==> flow/design.v <==
`timescale 1ns / 1ps
module AHB_Mul(  
    input HCLK,
    input HRESETn,
    input [31:0]M_AHB_0_haddr,
    input [2:0]M_AHB_0_hburst,
    input M_AHB_0_hmastlock,
    input [3:0]M_AHB_0_hprot,
    output reg [31:0]M_AHB_0_hrdata,
    output M_AHB_0_hready,
    output M_AHB_0_hresp,
    input [2:0]M_AHB_0_hsize,
    input [1:0]M_AHB_0_htrans,
    input [31:0]M_AHB_0_hwdata,
    input M_AHB_0_hwrite,
    output[3:0] led 
    );
    assign M_AHB_0_hready = 1'b1;
    assign M_AHB_0_hresp = 1'b0;
    reg [31:0] mem_A;    
    reg [31:0] mem_B;    
    reg [31:0] mem_C;    
    reg [31:0] mem_D;    
    reg [31:0] mem_E;    
    reg [31:0] mem_F;    
    reg [31:0] mem_G;    
    reg [31:0] mem_H;    
    reg[31:0] mem_I;   
    reg [1:0]   w_ctrl;  
    reg [1:0]   r_ctrl;  
    reg [3:0]   w_addr;  
    reg [3:0]   r_addr;  
    assign led[3:0] = mem_A[3:0];  
    always@(posedge HCLK)
    begin 
        if(!HRESETn)
        begin
            w_ctrl <= 2'b00;
            w_addr <= 4'h0;
        end
        else if(M_AHB_0_hwrite == 1'b1) 
        begin
        case(M_AHB_0_htrans)
            2'b00 :  
            begin
                w_ctrl <= 2'b00;
            end
            2'b01 :  
            begin
                w_ctrl <= 2'b01;
            end
            2'b10 :  
            begin
                w_ctrl <= 2'b10;
                w_addr <= M_AHB_0_haddr[5:2];
            end
            2'b11 :  
            begin
                w_ctrl <= 2'b11;
                w_addr <= M_AHB_0_haddr[5:2];
            end
        endcase
        end
        else
        begin
            w_ctrl <= 2'b00;  
        end
   end
    always@(posedge HCLK)  
    begin
    if(!HRESETn)
    begin
        mem_A <= 32'h0;
        mem_B <= 32'h0;
        mem_C <= 32'h0;
        mem_D <= 32'h0;
        mem_E <= 32'h0;
        mem_F <= 32'h0;
        mem_G <= 32'h0;
        mem_H <= 32'h0;
    end
    else
    case(w_ctrl)
        2'b00:  
        begin        
        end
        2'b01:  
        begin
        end
        2'b10:  
        begin
        case(w_addr)
            4'h0 : mem_A <= M_AHB_0_hwdata;
            4'h1 : mem_B <= M_AHB_0_hwdata;
            4'h2 : mem_C <= M_AHB_0_hwdata;
            4'h3 : mem_D <= M_AHB_0_hwdata;
            4'h4 : mem_E <= M_AHB_0_hwdata;
            4'h5 : mem_F <= M_AHB_0_hwdata;
            4'h6 : mem_G <= M_AHB_0_hwdata;
            4'h7 : mem_H <= M_AHB_0_hwdata;
        endcase
        end
        2'b11:  
        begin
        case(w_addr)
            4'h0 : mem_A <= M_AHB_0_hwdata;
            4'h1 : mem_B <= M_AHB_0_hwdata;
            4'h2 : mem_C <= M_AHB_0_hwdata;
            4'h3 : mem_D <= M_AHB_0_hwdata;
            4'h4 : mem_E <= M_AHB_0_hwdata;
            4'h5 : mem_F <= M_AHB_0_hwdata;
            4'h6 : mem_G <= M_AHB_0_hwdata;
            4'h7 : mem_H <= M_AHB_0_hwdata;
        endcase
        end
    endcase
    end
    always@(posedge HCLK) begin
        if (!HRESETn) begin
            r_ctrl <= 2'b00;
            r_addr <= 4'h0;
        end
        else if (M_AHB_0_hwrite == 1'b0) begin  
            case(M_AHB_0_htrans)
                2'b00 : r_ctrl <= 2'b00; 
                2'b01 : r_ctrl <= 2'b01; 
                2'b10 : 
                    begin
                        r_ctrl <= 2'b10; 
                        r_addr <= M_AHB_0_haddr[5:2];
                    end
                2'b11 :
                    begin
                        r_ctrl <= 2'b11; 
                        r_addr <= M_AHB_0_haddr[5:2];
                    end
            endcase
        end
        else begin
            r_ctrl <= 2'b00;  
        end
    end
    always@(*) begin
        case(r_addr)
            4'h0 : M_AHB_0_hrdata = mem_A;
            4'h1 : M_AHB_0_hrdata = mem_B;
            4'h2 : M_AHB_0_hrdata = mem_C;
            4'h3 : M_AHB_0_hrdata = mem_D;
            4'h4 : M_AHB_0_hrdata = mem_E;
            4'h5 : M_AHB_0_hrdata = mem_F;
            4'h6 : M_AHB_0_hrdata = mem_G;
            4'h7 : M_AHB_0_hrdata = mem_H;
            4'h8 : M_AHB_0_hrdata = mem_I;
            default : M_AHB_0_hrdata = 32'h0;
        endcase
    end
    always@(posedge HCLK) begin
        if (!HRESETn) begin
            mem_I <= 32'h1;
        end
        else
        case(w_ctrl) 
        2'b00 : begin end  
        2'b01 : begin end  
        2'b10 , 2'b11 : begin  
            case(w_addr)
                4'h0 : mem_I <= mem_I * M_AHB_0_hwdata;
                4'h1 : mem_I <= mem_I * M_AHB_0_hwdata;
                4'h2 : mem_I <= mem_I * M_AHB_0_hwdata;
                4'h3 : mem_I <= mem_I * M_AHB_0_hwdata;
                4'h4 : mem_I <= mem_I * M_AHB_0_hwdata;
                4'h5 : mem_I <= mem_I * M_AHB_0_hwdata;
                4'h6 : mem_I <= mem_I * M_AHB_0_hwdata;
                4'h7 : mem_I <= mem_I * M_AHB_0_hwdata;
                4'h8 : mem_I <= M_AHB_0_hwdata;
            endcase
        end
        endcase
    end
endmodule
==> flow/run.sh <==
#!/bin/bash
# the make line also repeats each setting of config.mk as NAME=value (left out here)
make -C /OpenROAD-flow-scripts/flow DESIGN_CONFIG=/design/flow/config.mk WORK_HOME=/design/flow/orfs CLKGATE_MAP_FILE= finish
==> flow/config.mk <==
export PLATFORM = sky130hd
export DESIGN_NAME = AHB_Mul
export DESIGN_NICKNAME = AHB_Mul
export VERILOG_FILES = /design/flow/design.v
export SDC_FILE = /design/flow/constraint.sdc
export NUM_CORES = 4
export LEC_CHECK = 0
export ABC_AREA = 0
export CAP_MARGIN = 20
export CORE_MARGIN = 2
export CORE_UTILIZATION = 72
export CTS_CLUSTER_SIZE = 98
export PLACE_DENSITY = 0.37
export SLEW_MARGIN = 20
export TNS_END_PERCENT = 5
==> flow/constraint.sdc <==
create_clock -name core_clock -period 5.15 [get_ports {HCLK}]
set_input_delay 1.0300 -clock core_clock [delete_from_list [all_inputs] [get_ports {HCLK}]]
set_output_delay 1.0300 -clock core_clock [all_outputs]
set_load 0.01 [all_outputs]
==> flow_summary.ini, run 1 <==
; flow metrics
[global_routing]
grt_usage = 0.475
grt_pass1_vias = 27558
grt_max_degree = 110
grt_pass1_wl_mm = 149
gr-total-overflow = 0
antenna_found_initial = 3

[power]
p_clk_frac = 0.110
seq_power_share = 0.128
switching_share = 0.453
ir_worst_vdd_v = 0.000911
switching_power_mw = 8.64
p_clk_mw = 2.09
sequentialPower_mw = 2.45
internal_power_mw = 10.4
p_per_area_nw_per_um2 = 583
p_comb_mw = 14.5
p_leak_nw = 14.0
power_leader = combinational logic
power_frac_comb = 0.762

[synthesis]
ys.flops = 298
syn_avg_cell_area_um2 = 8.30
synth-edff-count = 0
ys_sh_xor = 0.0249
mux_share = 0.00964
netlist_top_cells_count = nand2_1 (809), fa_1 (408), inv_1 (377)
syn_area_um2 = 28200
synth_async_sr_flop_share = 0
fp_nets = 4002
top_cell_area_share = 0.290
synthCells = 3391
top_logic_kind = adder cells
ys_cells = 3391
ys_sh_adder = 0.345
yosysChipArea_um2 = 28200
flop_cell = dfxtp_1
synth_cell_types = 58
top_cells_by_area = fa_1 (29%), dfxtp_1 (21%), nand2_1 (11%), and2_1 (6.9%), ha_1 (5.5%)
synth_seq_share = 0.212
ys_sh_aoi = 0.116
yosys_warnings = 1
top_area_cell = fa_1
simple_gate_area_frac = 0.206
synth_top_cell_by_count = nand2_1

[clocking]
tritoncts = yes
cts_buffers = 29
cts_sinks = 298
cts-root-buf = clkbuf_16
cts_hold_buf = 0
worstSkewPairLatency_ns = 0.56
clockBufferDepth = 3
htree_num_levels = 1
clkTransAtPathRegs_ns = 0.07

[worst_setup_path]
path_depth = 22
cp-end-kind = flip-flop
cp.buffers_inverters = 6
cp.arrival_ns = 8.01
rrSetupSlack_ns = -1.92
cp-start-kind = input port
r2r_cells = 23
rr_endpoint = mem_I[31]$_SDFFE_PN0P_
max_stage_delay_ns = 0.66
path_max_fanout = 11
critPathKind = in2reg
critPathSlowestCell = clkdlybuf4s50_1
rr_startpoint = mem_I[9]$_SDFFE_PN0P_
critPathRequiredTime_ns = 5.56
cp_top_family = adder cells
path_common_cell = fa_1
critPathLaunch = M_AHB_0_hwdata[9]
crit_end = mem_I[30]$_SDFFE_PN0P_
cp_cell_sequence = clkdlybuf4s50_1 -> buf_4 -> nand2_1 -> fa_1 -> inv_1 -> fa_1 -> fa_1 -> inv_1 -> fa_1 -> inv_1 -> fa_1 -> fa_1 -> fa_1 -> fa_1 -> ha_4 -> nand3_2 -> or4_4 -> o211ai_1 -> buf_4 -> nand3b_1 -> a21oi_1 -> o32ai_1

[timing]
clock_skew_ns = 0.0111
layout_min_cycle_time_ns = 7.60
rsz0062_at_grt = yes
slew_headroom = 0.276
finalSetupViolations = 26
setup_ws_ns = -2.45
fmax_mhz = 132
slew_viol_final = 0
hold_viol = 0
period_used_share = 1.48
worst_pin_slew_ns = 1.09
worst_hold_slack_ns = 0.455

[layout]
nets = 4178
area_growth_pct = 16.1
final_area_um2 = 32700
nFillCells = 2199

[detailed_routing]
first_pass_iters = 7
drt-total-wl_mm = 96.2
viasPerCell = 6.35
wire_per_inst_um = 23.4
drc = 0
drtIter0Drc = 3270
postRouteAntennaNets = 0
via_count = 26063

[floorplanning]
fp-row-count = 72
core_um2 = 38600
dieArea_um2 = 40700
fp_util = 0.729
ios = 118
die_w_um = 202
die_h_um = 202

[run]
maxCapViolCount = 0
warnings = 73

[worst_hold_path]
holdCritStartpoint = mem_A[23]$_SDFFE_PN0P_
hold_path.class = reg2reg
min_to = mem_A[23]$_SDFFE_PN0P_
min_path_cells = 2

[run_status]
violations = negative setup slack
status = finished with violations

[placement]
dpl_cell_area_um2 = 31400
dp_hpwl_mm = 70.5
gp_congestion = 1.03
numPortBuffers = 76
[per-stage QoR]
| stage | total power, mW | util | std cells | setup TNS [ns] | setup WS [ns] |
|---|---|---|---|---|---|
| final | 19.1 | 0.846 | 4107 | -46.92 | -2.45 |
| after global placement | 15.3 | 0.813 | 4053 | -60.56 | -2.96 |
| after CTS | 18.5 | 0.842 | 4105 | -45.92 | -2.31 |
| after global routing | 20.2 | 0.846 | 4106 | -51.98 | -2.68 |
| after floorplan | 10.2 | - | 3391 | -38.18 | -2.26 |
| after detailed placement | 15.9 | 0.813 | 4053 | -63.79 | -3.06 |
[what timing repair did]
item | in CTS | in global routing
pin swaps | 20 | 10
gates resized | 40 | 28
endpoints found under the hold margin | 0 | 0
setup buffers | 1 | 0
endpoints found under the setup margin | 25 | 26
[routing by layer]
layer	vias up	routed length, µm	track usage
li1	10960	-	-
met1	12544	32700	0.570
met2	1944	43100	0.751
met3	613	13100	0.142
met4	2	7220	0.300
met5	-	12	0
[layout make-up]
cell class	count	area, µm²	area share
multi-input cells	2452	20200	0.618
flip-flops and latches	298	5970	0.183
repair buffers	409	3530	0.108
inverters	377	1420	0.0435
clock buffers	43	838	0.0256
well taps	518	648	0.0198
clock inverters	8	73.8	0.00226
diodes	2	5.00	0.000153
==> run 2: changes to the inputs <==
Settings changed: ABC_AREA 0 to 1, CTS_CLUSTER_DIAMETER set to 228, CTS_CLUSTER_SIZE 98 to 14, GPL_TIMING_DRIVEN set to 1, MAX_ROUTING_LAYER set to met4, PLACE_DENSITY 0.37 to not set, PLACE_DENSITY_LB_ADDON set to 0.08, SETUP_SLACK_MARGIN set to -0.19, TNS_END_PERCENT 5 to 60.
Clock period 5.15 ns to 6.47 ns, I/O delays scaled along.
==> run 2 against run 1 <==
Effect of this change:
- still fails the layout checks on negative setup slack
- via count is 13% higher
- core utilization is 3.0 points higher
- global-route usage is 3.3 points higher
- critical path type unchanged
- hold slack worse by 0.0037 ns
- die size is 3.3% higher
- setup slack better by 1.4 ns
- sequential power is about 20% lower
- final cell count is 13% higher
- clock power is 36% lower
==> flow_summary.ini, run 2 <==
; flow metrics
[power]
p_clk_mw = 1.34
power.total_mw = 17.4
p_per_area_nw_per_um2 = 499
switching_share = 0.469
sequentialPower_mw = 1.96
internal_power_mw = 9.25
power_frac_comb = 0.811
seq_power_share = 0.112
ir_worst_vdd_v = 0.000768
switching_power_mw = 8.17
p_clk_frac = 0.077
p_leak_nw = 17.3
p_comb_mw = 14.1
power_leader = combinational logic

[clocking]
worstSkewPairLatency_ns = 0.54
clkTransAtPathRegs_ns = 0.06
htree_num_levels = 1
cts_buffers = 25
cts-root-buf = clkbuf_16
cts_hold_buf = 0
clockBufferDepth = 3
cts_sinks = 298
tritoncts = yes

[timing]
setup_ws_ns = -1.02
worst_pin_slew_ns = 1.14
hold_viol = 0
slew_headroom = 0.237
rsz0062_at_grt = yes
finalSetupViolations = 22
fmax_mhz = 133
layout_min_cycle_time_ns = 7.49
period_used_share = 1.16
clock_skew_ns = 0.0142
slew_viol_final = 0

[synthesis]
top_area_cell = fa_1
mux_share = 0
ys_sh_xor = 0.00873
syn_area_um2 = 29100
netlist_top_cells_count = inv_1 (1039), nand2_1 (753), fa_1 (408)
simple_gate_area_frac = 0.131
fp_nets = 4551
synthCells = 3940
syn_avg_cell_area_um2 = 7.39
synth_async_sr_flop_share = 0
flop_cell = dfxtp_1
synth_top_cell_by_count = inv_1
synth-edff-count = 0
yosysChipArea_um2 = 29100
ys_cells = 3940
ys.flops = 298
synth_seq_share = 0.205
ys_sh_aoi = 0.151
synth_cell_types = 43
top_cell_area_share = 0.281
top_cells_by_area = fa_1 (28%), dfxtp_1 (20%), inv_1 (13%), nand2_1 (9.7%), a21oi_1 (6.4%)
yosys_warnings = 1
ys_sh_adder = 0.333
top_logic_kind = adder cells

[floorplanning]
ios = 118
dieArea_um2 = 42000
fp-row-count = 73
die_h_um = 205
die_w_um = 205
fp_util = 0.731
core_um2 = 39800

[layout]
final_area_um2 = 34900
area_growth_pct = 19.9
nets = 4705
nFillCells = 2058
seq_area_um2 = 5970
fin_util = 0.876
logic_area_um2 = 19500

[run_status]
violations = negative setup slack
status = finished with violations

[placement]
gp_congestion = 1.01
numPortBuffers = 76
dpl_cell_area_um2 = 32100
dp_hpwl_mm = 67.3

[global_routing]
grt_max_degree = 152
antenna_found_initial = 5
grt_pass1_vias = 29957
gr-total-overflow = 0
grt_pass1_wl_mm = 158
grt_usage = 0.507

[run]
maxCapViolCount = 0
warnings = 74

[worst_setup_path]
rr_startpoint = mem_I[15]$_SDFFE_PN0P_
cp_top_family = adder cells
critPathLaunch = M_AHB_0_hwdata[7]
rrSetupSlack_ns = -0.60
max_stage_delay_ns = 0.93
crit_end = mem_I[29]$_SDFFE_PN0P_
cp-start-kind = input port
path_max_fanout = 9
critPathKind = in2reg
cp-end-kind = flip-flop
path_common_cell = fa_1
cp.arrival_ns = 7.94
critPathRequiredTime_ns = 6.92
path_depth = 25
critPathSlowestCell = fa_1
r2r_cells = 24
cp.buffers_inverters = 6
rr_endpoint = mem_I[29]$_SDFFE_PN0P_

[worst_hold_path]
holdCritStartpoint = mem_B[28]$_SDFFE_PN0P_
min_to = mem_B[28]$_SDFFE_PN0P_
min_path_cells = 2
hold_path.class = reg2reg

[detailed_routing]
first_pass_iters = 11
drc = 0
viasPerCell = 6.35
via_count = 29379
drtIter0Drc = 4172
drt-total-wl_mm = 111
postRouteAntennaNets = 0
wire_per_inst_um = 24.0
## run 2: cell type report
type,instances,share of cell area
Antenna cell,6,0.000430
Inverter,1043,0.112
Sequential cell,298,0.171
Clock inverter,1,0.000323
Timing Repair Buffer,393,0.121
Clock buffer,25,0.0179
Tap cell,525,0.0188
Multi-Input combinational cell,2333,0.558
## run 2: metrics by stage
step / setup TNS [ns] / setup slack, ns / hold WS, ns / instances
4_1_cts: -5.53 / -0.420 / 0.448 / 4603
5_1_grt: -15.47 / -1.10 / 0.471 / 4624
3_5_place_dp: -27.84 / -1.44 / 0.437 / 4507
2_1_floorplan: -6.26 / -0.556 / 0.424 / 3940
3_3_place_gp: -25.45 / -1.35 / 0.433 / 4507
6_report: -12.88 / -1.02 / 0.451 / 4624
## run 2: what timing repair did
action,4_1_cts,5_1_grt
buffers inserted,65,15
setup endpoints to repair,22,22
cloned,14,0
endpoints found under the hold margin,0,0
gates resized,326,135
pin swaps,212,141
## run 2: layer usage
metal | routed length (µm) | track usage | vias to the layer above
met4 | 11500 | 0.344 | 0
met2 | 47400 | 0.784 | 2564
met3 | 17000 | 0.144 | 1060
met1 | 35100 | 0.574 | 13616
met5 | 0 | - | -
li1 | - | - | 12139
==> run 3: changes to the inputs <==
Settings changed: ABC_AREA 1 to not set, CORE_UTILIZATION 72 to 66, CTS_CLUSTER_DIAMETER 228 to not set, CTS_CLUSTER_SIZE 14 to not set, GPL_TIMING_DRIVEN 1 to not set, MAX_ROUTING_LAYER met4 to not set, PLACE_DENSITY_LB_ADDON 0.08 to not set, SETUP_SLACK_MARGIN -0.19 to 1.98, TNS_END_PERCENT 60 to not set.
Clock period 6.47 ns to 8.09 ns, I/O delays scaled along.
==> run 3 against run 2 <==
Effect of this change:
- setup slack better by 1.4 ns
- synthesized area down 3.3%
- now clean on timing, DRC and antenna
- global-route usage down 7.4 points
- non-clock buffer count down 53
==> flow_summary.ini, run 3 <==
; flow metrics
[worst_setup_path]
rr_startpoint = mem_I[0]$_SDFFE_PN1P_
path_common_cell = fa_1
rrSetupSlack_ns = 0.66
critPathRequiredTime_ns = 8.56
max_stage_delay_ns = 0.60
critPathLaunch = M_AHB_0_hwdata[7]
critPathKind = in2reg
critPathSlowestCell = fa_2
path_max_fanout = 5
r2r_cells = 22
crit_end = mem_I[28]$_SDFFE_PN0P_
cp_cell_sequence = buf_6 -> buf_12 -> and2_4 -> fa_2 -> fa_1 -> fa_1 -> inv_2 -> fa_1 -> inv_1 -> fa_1 -> inv_2 -> fa_1 -> inv_1 -> fa_1 -> fa_1 -> ha_4 -> nand3_4 -> or4_4 -> o211ai_1 -> nand2_1 -> mux2_4 -> a2111oi_2
cp.buffers_inverters = 6
cp-start-kind = input port
path_depth = 22
cp_top_family = adder cells
rr_endpoint = mem_I[17]$_SDFFE_PN0P_
cp-end-kind = flip-flop
cp.arrival_ns = 8.23

[run_status]
status = timing/DRC/antenna clean

[power]
p_clk_mw = 1.40
switching_power_mw = 5.33
seq_power_share = 0.134
sequentialPower_mw = 1.61
internal_power_mw = 6.72
power.total_mw = 12.1
switching_share = 0.442
p_leak_nw = 13.9
power_frac_comb = 0.750
p_per_area_nw_per_um2 = 363
ir_worst_vdd_v = 0.000775
p_comb_mw = 9.04
p_clk_frac = 0.116
power_leader = combinational logic

[worst_hold_path]
holdCritStartpoint = mem_A[10]$_SDFFE_PN0P_
min_to = mem_A[10]$_SDFFE_PN0P_
min_path_cells = 2
hold_path.class = reg2reg

[clocking]
worstSkewPairLatency_ns = 0.57
cts-root-buf = clkbuf_16
clockBufferDepth = 3
htree_num_levels = 1
clkTransAtPathRegs_ns = 0.07
cts_buffers = 28
cts_sinks = 298
tritoncts = yes

[synthesis]
netlist_top_cells_count = nand2_1 (809), fa_1 (408), inv_1 (377)
top_logic_kind = adder cells
synth_top_cell_by_count = nand2_1
synth_seq_share = 0.212
synth_async_sr_flop_share = 0
flop_cell = dfxtp_1
simple_gate_area_frac = 0.206
syn_area_um2 = 28200
yosysChipArea_um2 = 28200
ys_sh_xor = 0.0249
ys_sh_aoi = 0.116
fp_nets = 4002
ys_cells = 3391
synthCells = 3391
top_area_cell = fa_1
synth-edff-count = 0
ys_sh_adder = 0.345
ys.flops = 298
syn_avg_cell_area_um2 = 8.30
top_cells_by_area = fa_1 (29%), dfxtp_1 (21%), nand2_1 (11%), and2_1 (6.9%), ha_1 (5.5%)
yosys_warnings = 1
mux_share = 0.00964
synth_cell_types = 58
top_cell_area_share = 0.290

[global_routing]
grt_pass1_wl_mm = 146
antenna_found_initial = 4
grt_max_degree = 121
grt_pass1_vias = 26286
grt_usage = 0.433
gr-total-overflow = 0

[detailed_routing]
wire_per_inst_um = 23.5
postRouteAntennaNets = 0
drt-total-wl_mm = 95.3
drc = 0
viasPerCell = 6.19
drtIter0Drc = 2544
via_count = 25124
first_pass_iters = 6

[floorplanning]
dieArea_um2 = 44300
die_w_um = 211
fp_util = 0.670
fp-row-count = 75
core_um2 = 42000
die_h_um = 211
ios = 118

[timing]
worst_pin_slew_ns = 1.15
layout_min_cycle_time_ns = 7.76
hold_viol = 0
worst_hold_slack_ns = 0.455
finalSetupViolations = 0
setup_ws_ns = 0.327
slew_viol_final = 0
fmax_mhz = 129
period_used_share = 0.960
clock_skew_ns = 0.0156
slew_headroom = 0.235
rsz0062_at_grt = yes

[layout]
logic_area_um2 = 20700
nFillCells = 2847
seq_area_um2 = 5970
area_growth_pct = 17.9
nets = 4108

[placement]
dpl_worst_slack_ns = -0.618
gp_congestion = 0.956
numPortBuffers = 76
dp_hpwl_mm = 63.4

[run]
maxCapViolCount = 0
warnings = 73
[run 3: layout make-up]
class                      instances  share of cell area
clock buffer                      40              0.0258
antenna                            1           0.0000754
timing repair buffer             340               0.104
sequential                       298               0.180
clock inverter                    11             0.00384
inverter                         377              0.0429
multi-input combinational       2452               0.623
tap                              539              0.0203
[run 3: per-stage QoR]
step | instances | TNS, ns | instance area [µm²] | utilization
6_report | 4058 | 0 | 33200 | 0.790
4_1_cts | 4042 | 0 | 32700 | 0.778
3_5_place_dp | 3949 | -5.99 | 30800 | 0.734
3_3_place_gp | 3948 | -5.35 | 30800 | 0.734
2_1_floorplan | 3391 | 0 | 28600 | -
5_1_grt | 4057 | 0 | 33200 | 0.790
[run 3: metal layers]
metal  track usage  part of all wire  vias up
li1              -                 -    10821
met1         0.510              0.35    12291
met2         0.700              0.46     1564
met3         0.106              0.11      442
met4         0.301             0.079        6
met5             0           0.00042        -
[run 3: what timing repair did]
action / 4_1_cts / 5_1_grt
gates cloned: 9 / 3
buffers inserted: 33 / 12
resized: 149 / 83
setup endpoints to repair: 24 / 23
pin swaps: 103 / 91
hold buffers: 0 / 0
==> run 4: changes to the inputs <==
Settings changed: CORE_UTILIZATION 66 to 71, PLACE_DENSITY_LB_ADDON set to 0.27, SETUP_SLACK_MARGIN 1.98 to not set.
Clock period 8.09 ns to 7.12 ns, I/O delays scaled along.
==> run 4 against run 3 <==
Effect of this change:
- now fails the layout checks on negative setup slack
- sequential share of layout area grew 0.055 points
- first-iteration DRC count grew 55%
- flip-flop count is the same
- sequential power grew about 10%
- routed wire length grew 13%
- global-route usage grew 6.8 points
- die size shrank 6.9%
- synthesized cell count is the same
- hold slack is essentially flat
- setup slack lost 1.0 ns
==> flow_summary.ini, run 4 <==
; flow metrics
[floorplanning]
fp_util = 0.723
die_h_um = 203
fp-row-count = 72
core_um2 = 38900
ios = 118
dieArea_um2 = 41300
die_w_um = 203

[worst_setup_path]
max_stage_delay_ns = 0.62
critPathLaunch = M_AHB_0_hwdata[17]
critPathSlowestCell = dlymetal6s2s_1
r2r_cells = 23
cp.buffers_inverters = 5
path_max_fanout = 6
critPathRequiredTime_ns = 7.53
crit_end = mem_I[31]$_SDFFE_PN0P_
rrSetupSlack_ns = -0.16
cp.arrival_ns = 8.20
path_common_cell = fa_1
critPathKind = in2reg
rr_startpoint = mem_I[6]$_SDFFE_PN0P_
cp-start-kind = input port
rr_endpoint = mem_I[29]$_SDFFE_PN0P_
cp-end-kind = flip-flop
cp_cell_sequence = dlymetal6s2s_1 -> buf_12 -> and2_1 -> fa_1 -> inv_1 -> fa_1 -> fa_1 -> inv_1 -> fa_1 -> inv_1 -> fa_1 -> fa_1 -> fa_1 -> fa_2 -> xnor2_4 -> xnor2_2 -> xnor2_2 -> xnor2_1 -> xnor2_1 -> xnor2_1 -> xnor2_1 -> xnor2_1 -> a221oi_2
cp_top_family = adder cells
path_depth = 23

[layout]
nFillCells = 2108
area_growth_pct = 17.5
final_area_um2 = 33100
logic_area_um2 = 20500
nets = 4153
seq_area_um2 = 5970

[timing]
worst_hold_slack_ns = 0.455
period_used_share = 1.09
setup_ws_ns = -0.673
worst_pin_slew_ns = 1.21
hold_viol = 0
fmax_mhz = 128
finalSetupViolations = 13
timing.setup.tns_ns = -6.43
rsz0062_at_grt = yes
clock_skew_ns = 0.0182
slew_headroom = 0.194
slew_viol_final = 0
layout_min_cycle_time_ns = 7.79

[synthesis]
synth_cell_types = 58
ys_sh_xor = 0.0249
syn_area_um2 = 28200
ys.flops = 298
synth-edff-count = 0
yosysChipArea_um2 = 28200
ys_sh_adder = 0.345
synth_async_sr_flop_share = 0
netlist_top_cells_count = nand2_1 (809), fa_1 (408), inv_1 (377)
mux_share = 0.00964
synth_top_cell_by_count = nand2_1
top_area_cell = fa_1
flop_cell = dfxtp_1
fp_nets = 4002
syn_avg_cell_area_um2 = 8.30
top_cells_by_area = fa_1 (29%), dfxtp_1 (21%), nand2_1 (11%), and2_1 (6.9%), ha_1 (5.5%)
top_logic_kind = adder cells
top_cell_area_share = 0.290
synth_seq_share = 0.212
simple_gate_area_frac = 0.206
ys_sh_aoi = 0.116
synthCells = 3391
ys_cells = 3391
yosys_warnings = 1

[power]
switching_power_mw = 6.48
internal_power_mw = 7.76
ir_worst_vdd_v = 0.000621
p_comb_mw = 10.8
power_frac_comb = 0.760
seq_power_share = 0.127
sequentialPower_mw = 1.81
p_clk_frac = 0.113
p_clk_mw = 1.61
p_per_area_nw_per_um2 = 431
p_leak_nw = 14.0
switching_share = 0.455
power_leader = combinational logic

[detailed_routing]
drc = 0
via_count = 27293
met1_length_mm = 32.3
drt-total-wl_mm = 108
top_layer = met5
first_pass_iters = 8
met3_length_mm = 17.0
dr_wl_met2_mm = 46.3
drtIter0Drc = 3942
wire_per_inst_um = 26.3
viasPerCell = 6.68
postRouteAntennaNets = 0

[worst_hold_path]
min_path_cells = 2
holdCritStartpoint = mem_A[24]$_SDFFE_PN0P_
hold_path.class = reg2reg
min_to = mem_A[24]$_SDFFE_PN0P_

[global_routing]
antenna_found_initial = 8
grt_pass1_vias = 28531
grt_usage = 0.501
gr-total-overflow = 0
grt_pass1_wl_mm = 157
grt_max_degree = 155

[run]
warnings = 71
maxCapViolCount = 0

[placement]
numPortBuffers = 76
dpl_worst_slack_ns = -1.40
dp_hpwl_mm = 68.9
dpl_cell_area_um2 = 30900
gp_congestion = 0.975

[clocking]
worstSkewPairLatency_ns = 0.57
clockBufferDepth = 3
clkTransAtPathRegs_ns = 0.07
cts_buffers = 28
tritoncts = yes
cts_sinks = 298
cts_hold_buf = 0
htree_num_levels = 1
cts-root-buf = clkbuf_16

[run_status]
status = finished with violations
violations = negative setup slack
## run 4: layout make-up
type	count	area share
Timing Repair Buffer	385	0.106
Tap cell	518	0.0196
Inverter	377	0.0430
Clock buffer	41	0.0254
Antenna cell	5	0.000378
Sequential cell	298	0.180
Clock inverter	11	0.00461
Multi-Input combinational cell	2452	0.621
## run 4: stage by stage
stage,cells,power (mW),utilization
finish,4087,14.2,0.850
global route,4082,14.9,0.850
CTS,4066,13.3,0.840
detailed placement,3986,10.8,0.794
global placement,3986,10.5,0.794
floorplan,3391,7.54,-
## run 4: what timing repair did
item | 4_1_cts | 5_1_grt
gates cloned | 9 | 3
pin swaps | 109 | 93
endpoints found under the setup margin | 19 | 18
buffers inserted | 20 | 21
resized | 160 | 105
## run 4: routing by layer
metal,vias to the layer above,track usage
met5,-,0
met4,6,0.396
met3,1041,0.151
met2,2534,0.785
met1,12802,0.576
li1,10910,-
==> run 5: changes to the inputs <==
Settings changed: ABC_AREA set to 0, CORE_MARGIN 2 to 6, CORE_UTILIZATION 71 to 20, CTS_CLUSTER_SIZE set to 70, GPL_TIMING_DRIVEN set to 0, MAX_ROUTING_LAYER set to met5, PLACE_DENSITY_LB_ADDON 0.27 to 0.1, TNS_END_PERCENT set to 55.
Clock period 7.12 ns to 12.0 ns, I/O delays scaled along.
==> run 5 against run 4 <==
Effect of this change:
- now clean on timing, DRC and antenna
- final area down 1.4%
- via count down 12%
- first-iteration DRC count down 58%
- total power down 47%
- final cell count up 32%
- highest routed layer unchanged
- sequential power down 41%
- core utilization down 62 points
- clock skew down 0.0067 ns
- die size rose to 3.6 times the previous value
- sequential share of layout area up 0.25 points
- register-to-register slack better by 3.3 ns
- critical endpoint is now mem_I[23]$_SDFFE_PN0P_
- clock power down 23%
==> flow_summary.ini, run 5 <==
; flow metrics
[worst_setup_path]
cp.arrival_ns = 11.44
max_stage_delay_ns = 0.83
rrSetupSlack_ns = 3.16
path_depth = 24
rr_startpoint = mem_I[4]$_SDFFE_PN0P_
rr_endpoint = mem_I[23]$_SDFFE_PN0P_
path_common_cell = fa_1
crit_end = mem_I[23]$_SDFFE_PN0P_
critPathSlowestCell = clkbuf_1
cp_cell_sequence = clkdlybuf4s50_1 -> clkbuf_1 -> clkbuf_1 -> and2_1 -> fa_1 -> inv_1 -> fa_1 -> fa_1 -> fa_1 -> inv_1 -> ha_1 -> ha_1 -> fa_1 -> fa_1 -> ha_1 -> a2111o_1 -> a211o_1 -> nor4_2 -> nor2_1 -> a21boi_0 -> o21bai_1 -> a21oi_1 -> mux2i_1 -> nor3_1
critPathRequiredTime_ns = 12.47
critPathLaunch = M_AHB_0_hwdata[3]
path_max_fanout = 10
r2r_cells = 23
cp-start-kind = input port
cp_top_family = adder cells
cp-end-kind = flip-flop
cp.buffers_inverters = 5
critPathKind = in2reg

[clocking]
worstSkewPairLatency_ns = 0.56
tritoncts = yes
cts-resized-gates = 0
htree_num_levels = 2
clkTransAtPathRegs_ns = 0.06
cts_buffers = 39
cts_setup_buffers = 0
cts_hold_buf = 0
cts-root-buf = clkbuf_16
cts_sinks = 298
clockBufferDepth = 3

[synthesis]
top_logic_kind = adder cells
fp_nets = 4002
synthCells = 3391
ys_cells = 3391
synth_async_sr_flop_share = 0
ys_sh_adder = 0.345
synth_seq_share = 0.212
syn_area_um2 = 28200
top_cell_area_share = 0.290
simple_gate_area_frac = 0.206
synth_top_cell_by_count = nand2_1
top_area_cell = fa_1
mux_share = 0.00964
top_cells_by_area = fa_1 (29%), dfxtp_1 (21%), nand2_1 (11%), and2_1 (6.9%), ha_1 (5.5%)
synth-edff-count = 0
synth_cell_types = 58
ys_sh_xor = 0.0249
ys.flops = 298
yosys_warnings = 1
ys_sh_aoi = 0.116
flop_cell = dfxtp_1
yosysChipArea_um2 = 28200
syn_avg_cell_area_um2 = 8.30
netlist_top_cells_count = nand2_1 (809), fa_1 (408), inv_1 (377)

[detailed_routing]
wire_per_inst_um = 26.8
first_pass_iters = 6
viasPerCell = 4.46
drc = 0
postRouteAntennaNets = 0
drt-total-wl_mm = 145
via_count = 24139
drtIter0Drc = 1675

[timing]
layout_min_cycle_time_ns = 10.97
worst_pin_slew_ns = 1.21
hold_viol = 0
timing.setup.tns_ns = 0
setup_ws_ns = 1.03
slew_headroom = 0.190
period_used_share = 0.914
rsz0062_at_grt = no
finalSetupViolations = 0
slew_viol_final = 0
clock_skew_ns = 0.0116
fmax_mhz = 91.2

[power]
p_leak_nw = 12.8
p_clk_mw = 1.24
switching_share = 0.501
power_frac_comb = 0.694
switching_power_mw = 3.77
p_per_area_nw_per_um2 = 230
power_leader = combinational logic
p_clk_frac = 0.165
seq_power_share = 0.141
sequentialPower_mw = 1.06
internal_power_mw = 3.75
p_comb_mw = 5.21
ir_worst_vdd_v = 0.000217

[placement]
dpl_worst_slack_ns = 0.496
gp_congestion = 0.849
dp_hpwl_mm = 113
numPortBuffers = 65

[global_routing]
gr-total-overflow = 0
grt_pass1_vias = 25212
grt_pass1_wl_mm = 201
grt_usage = 0.187
grt_max_degree = 12
antenna_found_initial = 25

[floorplanning]
core_um2 = 140000
fp-row-count = 137
dieArea_um2 = 150000
ios = 118
die_w_um = 387
fp_util = 0.202
die_h_um = 387

[layout]
area_growth_pct = 15.9
nets = 4112

[worst_hold_path]
min_to = mem_A[11]$_SDFFE_PN0P_
hold_path.class = reg2reg
holdCritStartpoint = mem_A[11]$_SDFFE_PN0P_
min_path_cells = 2

[run_status]
status = timing/DRC/antenna clean

[run]
maxCapViolCount = 0
warnings = 65
## run 5: cell type report
cell class,instances,area (µm²)
sequential,298,5970
timing repair buffer,69,706
fill,15684,107000
tap,1876,2350
clock inverter,10,123
multi-input combinational,2452,19800
buffer,264,1050
antenna,4,10.0
clock buffer,61,1220
inverter,377,1420
## run 5: routing by layer
| layer | vias to the layer above | track usage | part of all wire |
|---|---|---|---|
| li1 | 10872 | - | - |
| met1 | 12486 | 0.264 | 0.47 |
| met2 | 631 | 0.305 | 0.45 |
| met3 | 142 | 0.0244 | 0.052 |
| met4 | 8 | 0.0488 | 0.029 |
| met5 | - | 0 | 0.00039 |
## run 5: per-stage QoR
stage / util / cells / power (mW) / area, µm² / hold WS [ns]
detailed placement: 0.224 / 5336 / 6.24 / 31300 / 0.446
global route: 0.234 / 5407 / 8.04 / 32600 / 0.468
finish: 0.234 / 5411 / 7.51 / 32600 / 0.451
floorplan: - / 3391 / 4.26 / 28200 / 0.434
global placement: 0.223 / 5332 / 6.31 / 31200 / 0.441
CTS: 0.234 / 5407 / 7.57 / 32600 / 0.454
==> run 6: changes to the inputs <==
Settings changed: ABC_AREA 0 to not set, CORE_MARGIN 6 to 2, CORE_UTILIZATION 20 to 72, CTS_CLUSTER_DIAMETER set to 27, CTS_CLUSTER_SIZE 70 to not set, GPL_TIMING_DRIVEN 0 to not set, MAX_ROUTING_LAYER met5 to not set, PLACE_DENSITY_LB_ADDON 0.1 to 0.24, SETUP_SLACK_MARGIN set to 2.01, TNS_END_PERCENT 55 to not set.
Clock period 12.0 ns to 8.09 ns, I/O delays scaled along.
==> run 6 against run 5 <==
Effect of this change:
- flip-flop count unchanged
- highest routed layer unchanged
- die size down 73%
- critical endpoint is now mem_I[31]$_SDFFE_PN0P_
- setup slack worse by 1.7 ns
- register-to-register slack worse by 3.5 ns
- hold slack better by 0.0033 ns
- now fails the layout checks on negative setup slack
- largest power group unchanged
==> flow_summary.ini, run 6 <==
; flow metrics
[synthesis]
simple_gate_area_frac = 0.206
synth_cell_types = 58
synthCells = 3391
flop_cell = dfxtp_1
ys_cells = 3391
synth_async_sr_flop_share = 0
mux_share = 0.00964
top_logic_kind = adder cells
ys_sh_aoi = 0.116
top_cell_area_share = 0.290
ys.flops = 298
yosys_warnings = 1
ys_sh_adder = 0.345
synth_seq_share = 0.212
top_area_cell = fa_1
synth_top_cell_by_count = nand2_1
syn_area_um2 = 28200
yosysChipArea_um2 = 28200
ys_sh_xor = 0.0249
netlist_top_cells_count = nand2_1 (809), fa_1 (408), inv_1 (377)
synth-edff-count = 0
top_cells_by_area = fa_1 (29%), dfxtp_1 (21%), nand2_1 (11%), and2_1 (6.9%), ha_1 (5.5%)
fp_nets = 4002
syn_avg_cell_area_um2 = 8.30

[clocking]
clkTransAtPathRegs_ns = 0.06
cts_buffers = 44
htree_num_levels = 2
cts-root-buf = clkbuf_16
cts_hold_buf = 0
worstSkewPairLatency_ns = 0.57
cts_sinks = 298
tritoncts = yes
clockBufferDepth = 3

[power]
p_per_area_nw_per_um2 = 412
power_leader = combinational logic
seq_power_share = 0.116
p_leak_nw = 14.3
internal_power_mw = 7.51
p_clk_mw = 2.00
power.total_mw = 14.1
sequentialPower_mw = 1.63
power_frac_comb = 0.742
p_comb_mw = 10.4
ir_worst_vdd_v = 0.000838
p_clk_frac = 0.142
switching_share = 0.465
switching_power_mw = 6.54

[timing]
timing.setup.tns_ns = -6.42
clock_skew_ns = 0.0138
worst_hold_slack_ns = 0.454
layout_min_cycle_time_ns = 8.81
slew_viol_final = 0
rsz0062_at_grt = yes
period_used_share = 1.09
hold_viol = 0
slew_headroom = 0.0884
fmax_mhz = 114
setup_ws_ns = -0.718
worst_pin_slew_ns = 1.37
finalSetupViolations = 11

[run_status]
status = finished with violations
violations = negative setup slack

[placement]
numPortBuffers = 76
dp_hpwl_mm = 63.0
gp_congestion = 0.978
placed_cells = 3925
dpl_worst_slack_ns = -0.709

[layout]
nets = 4138
fin_cells = 4102
logic_area_um2 = 20900
seq_area_um2 = 5970
nFillCells = 1759
area_growth_pct = 21.2

[worst_setup_path]
cp-end-kind = flip-flop
cp.arrival_ns = 9.27
max_stage_delay_ns = 0.93
path_common_cell = fa_1
cp_top_family = adder cells
path_max_fanout = 4
cp.buffers_inverters = 6
critPathRequiredTime_ns = 8.55
critPathLaunch = M_AHB_0_hwdata[13]
rr_startpoint = mem_I[11]$_SDFFE_PN0P_
path_depth = 25
cp-start-kind = input port
critPathKind = in2reg
r2r_cells = 22
critPathSlowestCell = fa_1
rrSetupSlack_ns = -0.38
crit_end = mem_I[31]$_SDFFE_PN0P_
rr_endpoint = mem_I[31]$_SDFFE_PN0P_

[run]
maxCapViolCount = 0
warnings = 76

[global_routing]
antenna_found_initial = 15
grt_usage = 0.513
gr-total-overflow = 0
grt_max_degree = 173
grt_pass1_wl_mm = 159
grt_pass1_vias = 28820

[floorplanning]
die_h_um = 202
die_w_um = 202
core_um2 = 38600
dieArea_um2 = 40700
fp-row-count = 72
fp_util = 0.729
ios = 118

[detailed_routing]
via_count = 28248
viasPerCell = 6.89
drtIter0Drc = 5251
first_pass_iters = 12
drc = 0
drt-total-wl_mm = 115
wire_per_inst_um = 28.0
postRouteAntennaNets = 0

[worst_hold_path]
holdCritStartpoint = mem_C[14]$_SDFFE_PN0P_
min_to = mem_C[14]$_SDFFE_PN0P_
min_path_cells = 2
hold_path.class = reg2reg
[run 6: what timing repair did]
action                     CTS  global route
setup endpoints to repair   24            24
cloned                       8             0
pin swaps                  175           134
setup buffers               35            31
gates resized              213           130
[run 6: layout make-up]
class	instances	area share
antenna	22	0.00161
clock buffer	52	0.0350
timing repair buffer	354	0.105
sequential	298	0.175
multi-input combinational	2452	0.612
clock inverter	29	0.0106
inverter	377	0.0417
tap	518	0.0190
[run 6: metal layers]
metal | GRT usage | wire length (µm) | vias up
met2 | 0.780 | 47300 | 2833
met1 | 0.580 | 33400 | 13242
li1 | - | - | 10914
met5 | 0.0143 | 296 | -
met3 | 0.175 | 19600 | 1245
met4 | 0.436 | 14100 | 14
[run 6: stage by stage]
step	util	cell area, µm²
finish	0.883	34100
floorplan	-	28600
global route	0.881	34100
global placement	0.794	30700
CTS	0.862	33300
detailed placement	0.795	30700
==> run 7: changes to the inputs <==
Settings changed: ABC_AREA set to 1, CTS_CLUSTER_DIAMETER 27 to 228, CTS_CLUSTER_SIZE set to 14, GPL_TIMING_DRIVEN set to 1, MAX_ROUTING_LAYER set to met4, PLACE_DENSITY_LB_ADDON 0.24 to 0.08, SETUP_SLACK_MARGIN 2.01 to -0.19, TNS_END_PERCENT set to 60.
Clock period 8.09 ns to 5.22 ns, I/O delays scaled along.
==> run 7 against run 6 <==
Effect of this change:
- synthesized area rose by 3.4%
- the flow now stops in global routing (5_1_grt)
- synthesized cell count increased by 16%
- die size is 3.3% higher
==> flow_summary.ini, run 7 <==
; flow metrics
[synthesis]
synth_async_sr_flop_share = 0
simple_gate_area_frac = 0.131
netlist_top_cells_count = inv_1 (1039), nand2_1 (753), fa_1 (408)
ys_sh_xor = 0.00873
synth_cell_types = 43
synth-edff-count = 0
mux_share = 0
synth_top_cell_by_count = inv_1
top_logic_kind = adder cells
yosysChipArea_um2 = 29100
ys_sh_adder = 0.333
ys.flops = 298
ys_sh_aoi = 0.151
top_cell_area_share = 0.281
synthCells = 3940
syn_avg_cell_area_um2 = 7.39
top_area_cell = fa_1
synth_seq_share = 0.205
syn_area_um2 = 29100
flop_cell = dfxtp_1
ys_cells = 3940
yosys_warnings = 1
fp_nets = 4551
top_cells_by_area = fa_1 (28%), dfxtp_1 (20%), inv_1 (13%), nand2_1 (9.7%), a21oi_1 (6.4%)

[floorplanning]
ios = 118
fp-row-count = 73
fp_util = 0.731
die_w_um = 205
core_um2 = 39800
dieArea_um2 = 42000
die_h_um = 205

[clocking]
cts_sinks = 298
cts_buffers = 25
cts-root-buf = clkbuf_16
clockBufferDepth = 3
htree_num_levels = 1
cts_hold_buf = 0

[placement]
numPortBuffers = 76
dp_hpwl_mm = 71.2
placed_cells = 4573
gp_congestion = 1.04

[run_status]
status = aborted with a tool error
lastStage = global routing (5_1_grt)
run 7: per-stage QoR:
| stage | setup WS [ns] | area, µm² | util | total power, mW | hold slack [ns] |
|---|---|---|---|---|---|
| after detailed placement | -2.43 | 32700 | 0.820 | 15.1 | 0.438 |
| after global placement | -2.36 | 32700 | 0.820 | 14.8 | 0.433 |
| after floorplan | -1.56 | 29700 | - | 10.5 | 0.424 |
| after CTS | -1.34 | 34800 | 0.873 | 18.7 | 0.447 |
run 7: repair_timing:
item,4_1_cts
endpoints found under the setup margin,24
setup buffers,57
pin swaps,166
cloned,10
resized,324
==> run 8: changes to the inputs <==
Settings changed: HOLD_SLACK_MARGIN set to 0.3.
Clock period 5.22 ns to 6.32 ns, I/O delays scaled along.
==> run 8 against run 7 <==
Effect of this change:
- synthesized area is the same
- now fails the layout checks on negative setup slack
- synthesized cell count stayed put
- die size did not move
==> flow_summary.ini, run 8 <==
; flow metrics
[run_status]
status = finished with violations
violations = negative setup slack

[synthesis]
top_area_cell = fa_1
simple_gate_area_frac = 0.131
yosysChipArea_um2 = 29100
mux_share = 0
netlist_top_cells_count = inv_1 (1039), nand2_1 (753), fa_1 (408)
fp_nets = 4551
ys.flops = 298
synth_seq_share = 0.205
top_cells_by_area = fa_1 (28%), dfxtp_1 (20%), inv_1 (13%), nand2_1 (9.7%), a21oi_1 (6.4%)
top_logic_kind = adder cells
ys_cells = 3940
ys_sh_aoi = 0.151
synthCells = 3940
ys_sh_adder = 0.333
yosys_warnings = 1
synth-edff-count = 0
synth_async_sr_flop_share = 0
syn_area_um2 = 29100
ys_sh_xor = 0.00873
syn_avg_cell_area_um2 = 7.39
synth_cell_types = 43
synth_top_cell_by_count = inv_1
flop_cell = dfxtp_1
top_cell_area_share = 0.281

[timing]
finalSetupViolations = 23
slew_headroom = 0.240
rsz0062_at_grt = yes
period_used_share = 1.12
layout_min_cycle_time_ns = 7.10
worst_pin_slew_ns = 1.14
clock_skew_ns = 0.0201
slew_viol_final = 0
hold_viol = 0
setup_ws_ns = -0.781
fmax_mhz = 141

[worst_setup_path]
crit_end = mem_I[31]$_SDFFE_PN0P_
cp-end-kind = flip-flop
path_depth = 24
cp.buffers_inverters = 5
path_max_fanout = 6
max_stage_delay_ns = 0.56
critPathKind = in2reg
cp-start-kind = input port
rr_endpoint = mem_I[29]$_SDFFE_PN0P_
critPathSlowestCell = fa_1
critPathLaunch = M_AHB_0_hwdata[10]
critPathRequiredTime_ns = 6.74
r2r_cells = 23
rrSetupSlack_ns = -0.44
cp.arrival_ns = 7.52
cp_cell_sequence = clkdlybuf4s15_2 -> buf_12 -> buf_4 -> nand2_1 -> fa_1 -> fa_1 -> fa_2 -> fa_2 -> fa_1 -> inv_2 -> fa_2 -> fa_1 -> fa_2 -> ha_4 -> nand2_4 -> nor4_4 -> nand2_1 -> nand3_4 -> buf_6 -> a21oi_2 -> nand3_1 -> nand3_1 -> nand2_1 -> a21oi_2
cp_top_family = adder cells
rr_startpoint = mem_I[20]$_SDFFE_PN0P_

[global_routing]
grt_usage = 0.523
grt_pass1_vias = 30075
grt_max_degree = 137
antenna_found_initial = 8
grt_pass1_wl_mm = 161
gr-total-overflow = 0

[floorplanning]
dieArea_um2 = 42000
ios = 118
core_um2 = 39800
fp-row-count = 73
fp_util = 0.731
die_h_um = 205
die_w_um = 205

[detailed_routing]
postRouteAntennaNets = 0
viasPerCell = 6.27
drc = 0
drtIter0Drc = 3957
drt-total-wl_mm = 110
wire_per_inst_um = 23.5
first_pass_iters = 9
via_count = 29268

[power]
p_comb_mw = 13.6
switching_power_mw = 8.11
seq_power_share = 0.118
power_leader = combinational logic
p_per_area_nw_per_um2 = 488
switching_share = 0.476
power_frac_comb = 0.799
p_clk_mw = 1.41
p_leak_nw = 17.4
p_clk_frac = 0.083
ir_worst_vdd_v = 0.000838
sequentialPower_mw = 2.02
internal_power_mw = 8.92

[run]
maxCapViolCount = 0
warnings = 74

[layout]
area_growth_pct = 19.9
nets = 4739
nFillCells = 2021
fin_cells = 4665

[clocking]
cts-root-buf = clkbuf_16
cts_hold_buf = 0
clockBufferDepth = 3
clkTransAtPathRegs_ns = 0.08
cts_buffers = 25
cts_sinks = 298
htree_num_levels = 1
worstSkewPairLatency_ns = 0.56
tritoncts = yes

[worst_hold_path]
min_to = mem_B[7]$_SDFFE_PN0P_
min_path_cells = 2
holdCritStartpoint = mem_B[7]$_SDFFE_PN0P_
hold_path.class = reg2reg

[placement]
dp_hpwl_mm = 68.9
gp_congestion = 1.02
numPortBuffers = 76
placed_cells = 4533
dpl_worst_slack_ns = -1.72
-- run 8: layout make-up --
class / instances / area (µm²) / area share
tap: 525 / 657 / 0.0188
timing repair buffer: 427 / 4320 / 0.124
clock buffer: 25 / 626 / 0.0179
sequential: 298 / 5970 / 0.171
clock inverter: 2 / 31.3 / 0.000896
multi-input combinational: 2333 / 19400 / 0.555
antenna: 12 / 30.0 / 0.000860
inverter: 1043 / 3920 / 0.112
-- run 8: timing repair --
action                     in CTS  in global routing
pin swaps                     156                151
setup buffers                  69                 23
setup endpoints to repair      23                 23
resized                       242                178
cloned                          9                  2
-- run 8: stage by stage --
stage                      util  power [mW]  cell area (µm²)  TNS, ns  hold WS [ns]
after global placement    0.810        12.0            32300   -28.78         0.432
after CTS                 0.863        15.1            34400    -8.82         0.447
after detailed placement  0.810        12.3            32300   -31.74         0.437
final                     0.877        17.0            34900   -12.03         0.449
after global routing      0.877        17.8            34900   -15.23         0.464
after floorplan               -        8.58            29700    -8.41         0.424
-- run 8: per-layer routing --
metal	global-route usage	part of all wire
met1	0.592	0.32
met2	0.778	0.43
met3	0.153	0.15
met4	0.409	0.10
met5	-	0
==> run 9: changes to the inputs <==
Settings changed: ABC_AREA 1 to not set, CAP_MARGIN 20 to 35, CORE_ASPECT_RATIO set to 2.0, CORE_UTILIZATION 72 to 39, CTS_CLUSTER_DIAMETER 228 to not set, CTS_CLUSTER_SIZE 14 to not set, GPL_TIMING_DRIVEN 1 to 0, HOLD_SLACK_MARGIN 0.3 to 0.18, MAX_ROUTING_LAYER met4 to not set, PLACE_DENSITY_LB_ADDON 0.08 to not set, SETUP_SLACK_MARGIN -0.19 to 2.78, TNS_END_PERCENT 60 to not set.
Clock period 6.32 ns to 10.8 ns, I/O delays scaled along.
==> run 9 against run 8 <==
Effect of this change:
- now clean on timing, DRC and antenna
- total power fell by 45%
- register-to-register slack improved by 2.9 ns
- routed wire length increased by 18%
- sequential power down 42%
- flip-flop count did not move
- sequential share of layout area grew 0.82 points
- clock skew decreased by 0.0039 ns
- combinational power shrank 48%
- synthesized cell count down 14%
- first-iteration DRC count fell by 48%
- core utilization is 41 points lower
- synthesized area is 3.3% lower
- highest routed layer unchanged
==> flow_summary.ini, run 9 <==
; flow metrics
[run_status]
status = timing/DRC/antenna clean

[synthesis]
simple_gate_area_frac = 0.206
ys_sh_aoi = 0.116
ys_cells = 3391
fp_nets = 4002
synthCells = 3391
syn_avg_cell_area_um2 = 8.30
top_logic_kind = adder cells
syn_area_um2 = 28200
netlist_top_cells_count = nand2_1 (809), fa_1 (408), inv_1 (377)
ys_sh_xor = 0.0249
top_area_cell = fa_1
synth_seq_share = 0.212
ys.flops = 298
top_cells_by_area = fa_1 (29%), dfxtp_1 (21%), nand2_1 (11%), and2_1 (6.9%), ha_1 (5.5%)
synth_top_cell_by_count = nand2_1
synth-edff-count = 0
yosys_warnings = 1
synth_async_sr_flop_share = 0
yosysChipArea_um2 = 28200
mux_share = 0.00964
flop_cell = dfxtp_1
synth_cell_types = 58
ys_sh_adder = 0.345
top_cell_area_share = 0.290

[worst_setup_path]
path_max_fanout = 5
rr_startpoint = mem_I[13]$_SDFFE_PN0P_
cp.buffers_inverters = 7
cp-start-kind = input port
path_depth = 25
critPathKind = in2reg
max_stage_delay_ns = 0.64
crit_end = mem_I[17]$_SDFFE_PN0P_
critPathRequiredTime_ns = 11.29
path_common_cell = fa_1
cp-end-kind = flip-flop
cp_top_family = adder cells
cp.arrival_ns = 8.99
rrSetupSlack_ns = 2.47
critPathSlowestCell = fa_1
critPathLaunch = M_AHB_0_hwdata[3]
rr_endpoint = mem_I[31]$_SDFFE_PN0P_
r2r_cells = 22

[global_routing]
grt_pass1_wl_mm = 183
grt_pass1_vias = 26977
grt_max_degree = 18
antenna_found_initial = 5
grt_usage = 0.346
gr-total-overflow = 0

[layout]
nFillCells = 7113
fin_cells = 4523
area_growth_pct = 18.3
final_area_um2 = 33300
nets = 4197

[run]
maxCapViolCount = 0
warnings = 68

[power]
p_clk_frac = 0.119
internal_power_mw = 4.83
power_leader = combinational logic
p_per_area_nw_per_um2 = 279
sequentialPower_mw = 1.18
switching_share = 0.480
p_clk_mw = 1.10
power_frac_comb = 0.755
p_leak_nw = 13.6
p_comb_mw = 7.02
switching_power_mw = 4.46
seq_power_share = 0.126
ir_worst_vdd_v = 0.000393

[clocking]
cts-root-buf = clkbuf_16
worstSkewPairLatency_ns = 0.58
htree_num_levels = 1
tritoncts = yes
cts_buffers = 25
clkTransAtPathRegs_ns = 0.08
cts_sinks = 298
clockBufferDepth = 3

[placement]
dpl_worst_slack_ns = 0.0435
dp_hpwl_mm = 102
placed_cells = 4406
dpl_cell_area_um2 = 30600
gp_congestion = 1.03
numPortBuffers = 65

[detailed_routing]
viasPerCell = 5.70
wire_per_inst_um = 28.5
drtIter0Drc = 2059
first_pass_iters = 8
via_count = 25782
postRouteAntennaNets = 0
drt-total-wl_mm = 129
drc = 0

[floorplanning]
die_w_um = 194
fp-row-count = 139
ios = 118
core_um2 = 71700
die_h_um = 384
dieArea_um2 = 74500
fp_util = 0.393

[timing]
fmax_mhz = 118
finalSetupViolations = 0
slew_viol_final = 0
worst_pin_slew_ns = 1.01
rsz0062_at_grt = yes
hold_viol = 0
setup_ws_ns = 2.30
layout_min_cycle_time_ns = 8.50
period_used_share = 0.787
clock_skew_ns = 0.0162
slew_headroom = 0.325

[worst_hold_path]
hold_path.class = reg2reg
holdCritStartpoint = mem_G[20]$_SDFFE_PN0P_
min_path_cells = 2
min_to = mem_G[20]$_SDFFE_PN0P_
-- run 9: layer usage --
layer | vias to the layer above | wire length (µm) | global-route usage
met3 | 629 | 6730 | 0.0439
met1 | 12818 | 39300 | 0.321
met2 | 1321 | 65800 | 0.626
li1 | 11014 | - | -
met4 | 0 | 17200 | 0.368
met5 | - | 0 | 0
-- run 9: metrics by stage --
| step | hold WS (ns) | TNS [ns] | power, mW | utilization |
|---|---|---|---|---|
| floorplan | 0.434 | 0 | 4.97 | - |
| global placement | 0.441 | -0.00890 | 6.82 | 0.421 |
| detailed placement | 0.446 | 0 | 6.84 | 0.427 |
| CTS | 0.456 | 0 | 8.84 | 0.458 |
| global route | 0.468 | 0 | 9.76 | 0.465 |
| finish | 0.456 | 0 | 9.30 | 0.465 |
-- run 9: area by class of cell --
cell class              instances  area (µm²)  share of cell area
multi-input cells            2452       20400               0.613
flip-flops and latches        298        5970               0.179
plain buffers                 264        1740              0.0523
repair buffers                168        1650              0.0496
inverters                     377        1420              0.0425
well taps                     916        1150              0.0344
clock buffers                  32         702              0.0211
clock inverters                12         246             0.00740
diodes                          4        10.0            0.000300
-- run 9: repair_timing --
action                                  4_1_cts  5_1_grt
setup buffers                                42        8
endpoints found under the hold margin         0        0
resized                                     282       66
cloned                                        1        1
hold buffers                                  0        0
endpoints found under the setup margin       22       18
pin swaps                                   105       51
==> run 10: changes to the inputs <==
Settings changed: ABC_AREA set to 1, CAP_MARGIN 35 to 20, CORE_ASPECT_RATIO 2.0 to not set, CORE_UTILIZATION 39 to 71, CTS_CLUSTER_SIZE set to 73, GPL_TIMING_DRIVEN 0 to not set, HOLD_SLACK_MARGIN 0.18 to not set, PLACE_DENSITY_LB_ADDON set to 0.27, SETUP_SLACK_MARGIN 2.78 to not set.
Clock period 10.8 ns to 6.66 ns, I/O delays scaled along.
==> run 10 against run 9 <==
Effect of this change:
- the layout now fails its checks (negative setup slack)
- synthesized cell count rose by 16%
- synthesized area rose by 3.4%
- register-to-register slack got worse by 2.7 ns
- clock skew fell by 0.0049 ns
- via count rose by 8.9%
==> flow_summary.ini, run 10 <==
; flow metrics
[synthesis]
yosysChipArea_um2 = 29100
syn_area_um2 = 29100
synth_cell_types = 43
syn_avg_cell_area_um2 = 7.39
netlist_top_cells_count = inv_1 (1039), nand2_1 (753), fa_1 (408)
yosys_warnings = 1
top_cells_by_area = fa_1 (28%), dfxtp_1 (20%), inv_1 (13%), nand2_1 (9.7%), a21oi_1 (6.4%)
synth_async_sr_flop_share = 0
ys_sh_adder = 0.333
synthCells = 3940
synth_seq_share = 0.205
top_cell_area_share = 0.281
synth_top_cell_by_count = inv_1
simple_gate_area_frac = 0.131
ys_sh_aoi = 0.151
ys_cells = 3940
mux_share = 0
flop_cell = dfxtp_1
top_logic_kind = adder cells
ys_sh_xor = 0.00873
top_area_cell = fa_1
ys.flops = 298
synth-edff-count = 0
fp_nets = 4551

[power]
seq_power_share = 0.117
power_leader = combinational logic
p_per_area_nw_per_um2 = 480
sequentialPower_mw = 1.92
p_comb_mw = 12.9
ir_worst_vdd_v = 0.000728
internal_power_mw = 8.72
p_clk_mw = 1.58
p_leak_nw = 17.1
switching_share = 0.469
switching_power_mw = 7.70
power.total_mw = 16.4
p_clk_frac = 0.096
power_frac_comb = 0.787

[timing]
finalSetupViolations = 21
slew_viol_final = 0
period_used_share = 1.09
slew_headroom = 0.253
layout_min_cycle_time_ns = 7.26
clock_skew_ns = 0.0113
worst_pin_slew_ns = 1.12
fmax_mhz = 138
timing.setup.tns_ns = -7.23
setup_ws_ns = -0.603
worst_hold_slack_ns = 0.446
rsz0062_at_grt = yes
hold_viol = 0

[worst_setup_path]
critPathRequiredTime_ns = 7.12
rr_endpoint = mem_I[29]$_SDFFE_PN0P_
max_stage_delay_ns = 0.64
critPathLaunch = M_AHB_0_hwdata[16]
critPathKind = in2reg
cp_top_family = adder cells
cp.arrival_ns = 7.73
cp.buffers_inverters = 7
path_common_cell = fa_1
path_max_fanout = 4
r2r_cells = 27
path_depth = 25
rrSetupSlack_ns = -0.23
rr_startpoint = mem_I[12]$_SDFFE_PN0P_
cp-end-kind = flip-flop
crit_end = mem_I[29]$_SDFFE_PN0P_
cp-start-kind = input port
critPathSlowestCell = fa_1

[layout]
area_growth_pct = 17.5
nets = 4680
fin_util = 0.842
fin_cells = 4620
final_area_um2 = 34200

[placement]
dp_hpwl_mm = 62.8
dpl_cell_area_um2 = 31900
dpl_worst_slack_ns = -1.32
gp_congestion = 0.977
placed_cells = 4515
numPortBuffers = 76

[global_routing]
grt_usage = 0.449
gr-total-overflow = 0
grt_pass1_wl_mm = 146
grt_max_degree = 141
grt_pass1_vias = 27807
antenna_found_initial = 2

[floorplanning]
dieArea_um2 = 42600
die_h_um = 206
core_um2 = 40600
ios = 118
fp-row-count = 74
die_w_um = 206
fp_util = 0.716

[detailed_routing]
first_pass_iters = 7
drtIter0Drc = 3511
postRouteAntennaNets = 0
viasPerCell = 6.08
drc = 0
drt-total-wl_mm = 98.8
wire_per_inst_um = 21.4
via_count = 28081

[clocking]
cts_sinks = 298
cts_hold_buf = 0
htree_num_levels = 1
clkTransAtPathRegs_ns = 0.07
tritoncts = yes
clockBufferDepth = 3
worstSkewPairLatency_ns = 0.54
cts_buffers = 25
cts-root-buf = clkbuf_16

[run_status]
status = finished with violations
violations = negative setup slack

[run]
maxCapViolCount = 0
warnings = 74

[worst_hold_path]
hold_path.class = reg2reg
min_to = mem_B[25]$_SDFFE_PN0P_
holdCritStartpoint = mem_B[25]$_SDFFE_PN0P_
min_path_cells = 2
run 10: per-layer routing:
layer | track usage | routed length (µm) | vias to the layer above
li1 | - | - | 12075
met1 | 0.546 | 32700 | 13073
met2 | 0.717 | 43600 | 2189
met3 | 0.100 | 13600 | 742
met4 | 0.305 | 8970 | 2
met5 | 0 | 11 | -
run 10: what timing repair did:
item / CTS / global route
setup buffers: 36 / 16
endpoints found under the hold margin: 0 / 0
cloned: 6 / 2
pin swaps: 137 / 98
resized: 213 / 141
endpoints found under the setup margin: 23 / 22
run 10: final cells by class:
type	count	area, µm²
Clock buffer	34	729
Timing Repair Buffer	368	3560
Tap cell	532	666
Inverter	1043	3920
Clock inverter	10	154
Antenna cell	2	5.00
Sequential cell	298	5970
Fill cell	2300	6430
Multi-Input combinational cell	2333	19200
==> run 11: changes to the inputs <==
Settings changed: CORE_UTILIZATION 71 to 72, CTS_CLUSTER_DIAMETER set to 45, CTS_CLUSTER_SIZE 73 to 80, GPL_TIMING_DRIVEN set to 1, MAX_ROUTING_LAYER set to met4, PLACE_DENSITY_LB_ADDON 0.27 to 0.01, SETUP_SLACK_MARGIN set to 0.67, TNS_END_PERCENT set to 60.
Clock period 6.66 ns to 4.01 ns, I/O delays scaled along.
==> run 11 against run 10 <==
Effect of this change:
- the flow now stops in global routing (5_1_grt)
- synthesized cell count unchanged
- die size shrank 1.4%
- synthesized area unchanged
==> flow_summary.ini, run 11 <==
; flow metrics
[floorplanning]
die_h_um = 205
fp-row-count = 73
ios = 118
core_um2 = 39800
fp_util = 0.731
dieArea_um2 = 42000
die_w_um = 205

[clocking]
cts_sinks = 298
cts-root-buf = clkbuf_16
htree_num_levels = 2
clockBufferDepth = 3
cts_buffers = 34

[synthesis]
fp_nets = 4551
synth-edff-count = 0
top_cells_by_area = fa_1 (28%), dfxtp_1 (20%), inv_1 (13%), nand2_1 (9.7%), a21oi_1 (6.4%)
syn_area_um2 = 29100
top_area_cell = fa_1
flop_cell = dfxtp_1
top_cell_area_share = 0.281
yosys_warnings = 1
ys_sh_aoi = 0.151
synthCells = 3940
ys.flops = 298
ys_sh_adder = 0.333
simple_gate_area_frac = 0.131
ys_cells = 3940
synth_cell_types = 43
synth_async_sr_flop_share = 0
ys_sh_xor = 0.00873
yosysChipArea_um2 = 29100
netlist_top_cells_count = inv_1 (1039), nand2_1 (753), fa_1 (408)
synth_seq_share = 0.205
syn_avg_cell_area_um2 = 7.39
synth_top_cell_by_count = inv_1
top_logic_kind = adder cells
mux_share = 0

[placement]
numPortBuffers = 76
gp_congestion = 0.992
dp_hpwl_mm = 70.0

[global_routing]
grt_usage = 0.828
gr-total-overflow = 291

[run_status]
stop_error = [ERROR GRT-0232] Routing congestion too high. Check the congestion heatmap in the GUI.
lastStage = global routing (5_1_grt)
status = aborted with a tool error
==> run 11: through the flow <==
step / instance area, µm² / power, mW / cells / setup slack (ns) / hold WS, ns
2_1_floorplan: 29800 / 13.7 / 3940 / -2.52 / 0.424
3_3_place_gp: 32700 / 19.8 / 4580 / -3.35 / 0.432
3_5_place_dp: 32700 / 20.1 / 4580 / -3.50 / 0.437
4_1_cts: 36000 / 25.8 / 4730 / -2.48 / 0.450
==> run 11: metal layers <==
layer	global-route usage	GRT overflow
met1	0.813	7
met3	0.666	15
met2	0.969	172
met5	-	-
met4	0.824	97
==> run 11: what timing repair did <==
action                     CTS
resized                    389
pin swaps                  179
setup endpoints to repair   61
hold buffers                 0
cloned                      11
buffers inserted            77
Power is estimated from default activity; no workload was simulated.
